==> flow/design.v (excerpt) <==
module pe_tile_new_unq1 (
clk,
config_addr,
config_data,
out_BUS16_S0_T0,
in_BUS16_S0_T0,
out_BUS16_S0_T1,
in_BUS16_S0_T1,
out_BUS16_S0_T2,
in_BUS16_S0_T2,
out_BUS16_S0_T3,
in_BUS16_S0_T3,
out_BUS16_S0_T4,
in_BUS16_S0_T4,
out_BUS16_S1_T0,
in_BUS16_S1_T0,
out_BUS16_S1_T1,
in_BUS16_S1_T1,
out_BUS16_S1_T2,
in_BUS16_S1_T2,
out_BUS16_S1_T3,
in_BUS16_S1_T3,
out_BUS16_S1_T4,
in_BUS16_S1_T4,
out_BUS16_S2_T0,
in_BUS16_S2_T0,
out_BUS16_S2_T1,
in_BUS16_S2_T1,
out_BUS16_S2_T2,
in_BUS16_S2_T2,
out_BUS16_S2_T3,
in_BUS16_S2_T3,
out_BUS16_S2_T4,
in_BUS16_S2_T4,
out_BUS16_S3_T0,
in_BUS16_S3_T0,
out_BUS16_S3_T1,
in_BUS16_S3_T1,
out_BUS16_S3_T2,
in_BUS16_S3_T2,
out_BUS16_S3_T3,
in_BUS16_S3_T3,
out_BUS16_S3_T4,
in_BUS16_S3_T4,
out_BUS1_S0_T0,
in_BUS1_S0_T0,
out_BUS1_S0_T1,
in_BUS1_S0_T1,
out_BUS1_S0_T2,
in_BUS1_S0_T2,
out_BUS1_S0_T3,
in_BUS1_S0_T3,
out_BUS1_S0_T4,
in_BUS1_S0_T4,
out_BUS1_S1_T0,
in_BUS1_S1_T0,
out_BUS1_S1_T1,
in_BUS1_S1_T1,
out_BUS1_S1_T2,
in_BUS1_S1_T2,
out_BUS1_S1_T3,
in_BUS1_S1_T3,
out_BUS1_S1_T4,
in_BUS1_S1_T4,
out_BUS1_S2_T0,
in_BUS1_S2_T0,
out_BUS1_S2_T1,
in_BUS1_S2_T1,
out_BUS1_S2_T2,
in_BUS1_S2_T2,
out_BUS1_S2_T3,
in_BUS1_S2_T3,
out_BUS1_S2_T4,
in_BUS1_S2_T4,
out_BUS1_S3_T0,
in_BUS1_S3_T0,
out_BUS1_S3_T1,
in_BUS1_S3_T1,
out_BUS1_S3_T2,
in_BUS1_S3_T2,
out_BUS1_S3_T3,
in_BUS1_S3_T3,
out_BUS1_S3_T4,
in_BUS1_S3_T4,
reset,
tile_id
);
For scale: roughly 6400 cells after synthesis, about 550 flip-flops, ~760 I/O pins, about 0.051 sq mm of cells after synthesis.
make LEC_CHECK=0 CAP_MARGIN=5 CELL_PAD_IN_SITES_GLOBAL_PLACEMENT=1 CORE_ASPECT_RATIO=1.61 CORE_MARGIN=2 CORE_UTILIZATION=24 CTS_CLUSTER_DIAMETER=109 GPL_ROUTABILITY_DRIVEN=0 MIN_ROUTING_LAYER=met2 PLACE_DENSITY_LB_ADDON=0.22 SETUP_SLACK_MARGIN=2.41 SLEW_MARGIN=20 TNS_END_PERCENT=70 finish   # period 11.5 ns
run.sh (not shown) runs the stock make flow with config.mk's settings and CLKGATE_MAP_FILE=.
The first run died in 5_1_grt with GRT-0232.
Then changed:
==> flow/config.mk (replaced) <==
export PLATFORM = sky130hd
export DESIGN_NAME = pe_tile_new_unq1
export DESIGN_NICKNAME = pe_tile_new_unq1
export VERILOG_FILES = /design/flow/design.v
export SDC_FILE = /design/flow/constraint.sdc
export NUM_CORES = 4
export LEC_CHECK = 0
export CAP_MARGIN = 20
export CORE_MARGIN = 2
export CORE_UTILIZATION = 40
export SLEW_MARGIN = 20
==> flow/constraint.sdc (replaced) <==
create_clock -name core_clock -period 10.6 [get_ports {clk}]
set_input_delay 2.1200 -clock core_clock [delete_from_list [all_inputs] [get_ports {clk}]]
set_output_delay 2.1200 -clock core_clock [all_outputs]
set_load 0.01 [all_outputs]
Now the flow finished but fails on setup timing.
Area after synthesis is unchanged.
Die size came out lower by 40%.
Synthesized cell count stays the same.
Then changed:
--- a/flow/config.mk
+++ b/flow/config.mk
@@ -9,3 +9,3 @@
 export CORE_MARGIN = 2
-export CORE_UTILIZATION = 40
+export CORE_UTILIZATION = 45
 export SLEW_MARGIN = 20
Outcome:
- The changed run completed and failed the layout checks on setup timing
- register-to-register slack is worse by 0.42 ns
- worst setup slack loses 0.038 ns
- total power climbs by 5.3%
- clock-buffer cell count came out lower by 6
- core utilization rose by 10 points
- maximum frequency stays flat
- via count climbs by 3.5%
- wire length went down by 2.1%
Then changed:
--- a/flow/config.mk
+++ b/flow/config.mk
@@ -9,3 +9,3 @@
 export CORE_MARGIN = 2
-export CORE_UTILIZATION = 45
+export CORE_UTILIZATION = 57
 export SLEW_MARGIN = 20
What happened: With this change the flow failed in 5_1_grt; synthesized cell count does not change; die size fell by 21%; area after synthesis stays the same.

* * *

before:
Starting RTL as in the previous note.
clock: 9.65 ns
lec_check: 0
abc_area: 1
cap_margin: 20
core_margin: 2
core_utilization: 72
cts_cluster_diameter: 174
cts_cluster_size: 97
place_density: 0.42
setup_slack_margin: -0.85
slew_margin: 20
tns_end_percent: 20
before: it failed with a tool error in global routing (5_1_grt), so there are no final results.
Input-level comparison between after and before:
# before
export LEC_CHECK = 0
export ABC_AREA = 1
export CAP_MARGIN = 20
export CORE_MARGIN = 2
export CORE_UTILIZATION = 72
export CTS_CLUSTER_DIAMETER = 174
export CTS_CLUSTER_SIZE = 97
export PLACE_DENSITY = 0.42
export SETUP_SLACK_MARGIN = -0.85
export SLEW_MARGIN = 20
export TNS_END_PERCENT = 20
create_clock -name core_clock -period 9.65 [get_ports {clk}]
# after
export LEC_CHECK = 0
export CAP_MARGIN = 20
export CORE_MARGIN = 2
export CORE_UTILIZATION = 31
export SLEW_MARGIN = 20
create_clock -name core_clock -period 24.9 [get_ports {clk}]
Looking at the logs for before and after, the single run that did not finish was before.
What ended before was a tool error in global routing (5_1_grt); the run never finished.
after ends up with a share of synthesized cell area in and-or and or-and compound cells that is 4.0 points higher than in before.
Compared with before, in after number of hold-repair buffers added at the cts stage roughly the same, core utilization before placement now smaller, post-synthesis share of cell area spent on full adders, half adders and majority gates has decreased, multiplexer share of the synthesized area increased by 15 points relative to the old numbers, post-cts resize count went down 458.
Compared to before, after was floorplanned on a bigger die.
Re count of distinct cell types in the synthesized netlist: after is 62 up on before.
| number of clock buffers inserted by TritonCTS | lower: before |
after ended up with a lower synthesized cell count than before did.
No activity file was given, so power comes from the tool's default toggle rates.
